==> job 4395: inputs <==
Design datapath, start of the top module:
module datapath(clk, rst, sw, seg0, seg1,seg2,seg3, mem_addr, mem_wdata, mem_we, mem_rdata);
	input clk, rst;
	input [3:0] sw;
	output [6:0] seg0,seg1,seg2,seg3;
	output [15:0] mem_addr;
	output [15:0] mem_wdata;
	output mem_we;
	input [15:0] mem_rdata;
	wire [15:0] rin, rout;
	wire wr_enable, ram_addr_sel, pcin, ram_out_ctrl, instr_ctrl, acc_enable, acc_out_ctrl, pc_enable, pc_out_ctrl, addsub, a_enable, xor_ctrl, cu_out_ctrl, mul_out_ctrl, mul_acc_out_ctrl, sr_sel, add_ctrl;
	wire[15:0] instr, bus, instr_address, cu_out, r0_out, r1_out,r2_out, r3_out, r4_out, r5_out, r6_out, r7_out, r8_out, r9_out,r10_out, r11_out, r12_out, r13_out, mul_acc_out, sp_out;
	wire [15:0] ra_in, acc_out, sr_out;
	reg [15:0] ram_address, sr_in;
	wire [15:0] ram_out;
	wire[1:0] sp_sel;
	wire[3:0] status_reg;
	sixteen_bit_reg instruction_register(.clk(clk),.rst(rst),.D(bus),.Q(instr),.enable(instr_ctrl));
	program_counter pc(.clk(clk),.rst(rst), .select(pcin), .bus(bus), .out(instr_address),.pc_enable(pc_enable));
	always@(ram_addr_sel or sp_out or instr_address) begin
		if (ram_addr_sel == 1'b1)
			ram_address <= sp_out;
		else 
			ram_address <= instr_address;
	end
	assign mem_addr = ram_address;
	assign mem_wdata = bus;
	assign mem_we = wr_enable;
	assign ram_out = mem_rdata;
	control_unit control_unit_inst
	(	
		.clk(clk), .rst(rst), .instr(instr), .rin(rin), 
		.rout(rout), .gin(acc_enable), .gout(acc_out_ctrl), .pcin(pcin), 
		.pcout(pc_out_ctrl), .addsub(addsub), .a_in(a_enable), 
		.xorctrl(xor_ctrl), .ctrl_out(cu_out_ctrl), 
		.out(cu_out),.ram_addr_sel(ram_addr_sel), .ram_out_ctrl(ram_out_ctrl), 
		.instr_enable(instr_ctrl),.pc_enable(pc_enable), .wr_enable(wr_enable), .sp_sel(sp_sel), .sr_sel(sr_sel), .current_status(sr_out[3:0]),
		.mul_out_ctrl(mul_out_ctrl), .mul_acc_out_ctrl(mul_acc_out_ctrl),
		.add_ctrl(add_ctrl)	
	);
	alu alu_inst(
		.clk(clk), .rst(rst), .a(bus),.a_enable(a_enable), 
		.b(bus), .addsub(addsub), .xor_ctrl(xor_ctrl), .acc_out(acc_out), .acc_enable(acc_enable)
		,.mul_acc_out(mul_acc_out), .mul_out_ctrl(mul_out_ctrl), .status_reg(status_reg), .add_ctrl(add_ctrl)
		);
	wire [27:0] displays;
	assign seg0 = displays[6:0];
	assign seg1 = displays[13:7];
	assign seg2 = displays[20:14];
	assign seg3 = displays[27:21];
  ...
==> flow/config.mk <==
export PLATFORM = sky130hd
export DESIGN_NAME = datapath
export DESIGN_NICKNAME = datapath
export VERILOG_FILES = /design/flow/design.v
export SDC_FILE = /design/flow/constraint.sdc
export NUM_CORES = 4
export LEC_CHECK = 0
export ABC_AREA = 0
export CAP_MARGIN = 20
export CORE_ASPECT_RATIO = 0.64
export CORE_MARGIN = 2
export CORE_UTILIZATION = 72
export CTS_CLUSTER_DIAMETER = 351
export MAX_ROUTING_LAYER = met4
export PLACE_DENSITY_LB_ADDON = 0.01
export SETUP_SLACK_MARGIN = 2.36
export SLEW_MARGIN = 20
export TNS_END_PERCENT = 40
==> flow/constraint.sdc <==
create_clock -name core_clock -period 7.93 [get_ports {clk}]
set_input_delay 1.5860 -clock core_clock [delete_from_list [all_inputs] [get_ports {clk}]]
set_output_delay 1.5860 -clock core_clock [all_outputs]
set_load 0.01 [all_outputs]
run.sh (not shown) runs the stock make flow with config.mk's settings and CLKGATE_MAP_FILE=.
==> inputs of job 1503, as changes to job 4395 <==
- ABC_AREA: 0 -> unset
- CORE_ASPECT_RATIO: 0.64 -> unset
- CORE_MARGIN: 2 -> 4
- CORE_UTILIZATION: 72 -> 59
- CTS_CLUSTER_DIAMETER: 351 -> unset
- MAX_ROUTING_LAYER: met4 -> unset
- PLACE_DENSITY_LB_ADDON: 0.01 -> unset
- SETUP_SLACK_MARGIN: 2.36 -> unset
- TNS_END_PERCENT: 40 -> unset
==> flow/constraint.sdc (replaced) <==
create_clock -name core_clock -period 9.23 [get_ports {clk}]
set_input_delay 1.8460 -clock core_clock [delete_from_list [all_inputs] [get_ports {clk}]]
set_output_delay 1.8460 -clock core_clock [all_outputs]
set_load 0.01 [all_outputs]
==> out/metrics.yaml <==
run_status:
  outcome: "aborted with a tool error"
  flow.stopped_at: "5_1_grt"
floorplanning:
  die_w_um: 258
  rows: 59
  core_um2: 40600
  chipArea_um2: 42800
placement:
  numPlacedInstances: 3974
  detailedPlace.worstSlack_ns: -0.981
  post_dp_cell_area_um2: 33600
clocking:
  post_cts.resized_instances: 363
The numbers above come from job 4395.

==> out/metrics.yaml <==
placement:
  post_dp_cell_area_um2: 32700
  detailedPlace.worstSlack_ns: -0.457
clocking:
  cts_buffers: 40
  post_cts.resized_instances: 15
worst_setup_path:
  cell_family_with_the_largest_share_of_critical_path_delay: "adder cells"
floorplanning:
  rows: 81
  chipArea_um2: 53900
  die_w_um: 232
  fp-utilization: 0.601
drt:
  top_signal_layer_used: "met5"
timing:
  post_route_worst_setup_slack_ns: 0.217
  setup_violations_final: 0
grt:
  grt_pass1_wl_um: 177000
run_status:
  outcome: "timing/DRC/antenna clean"
The numbers above come from job 1503.

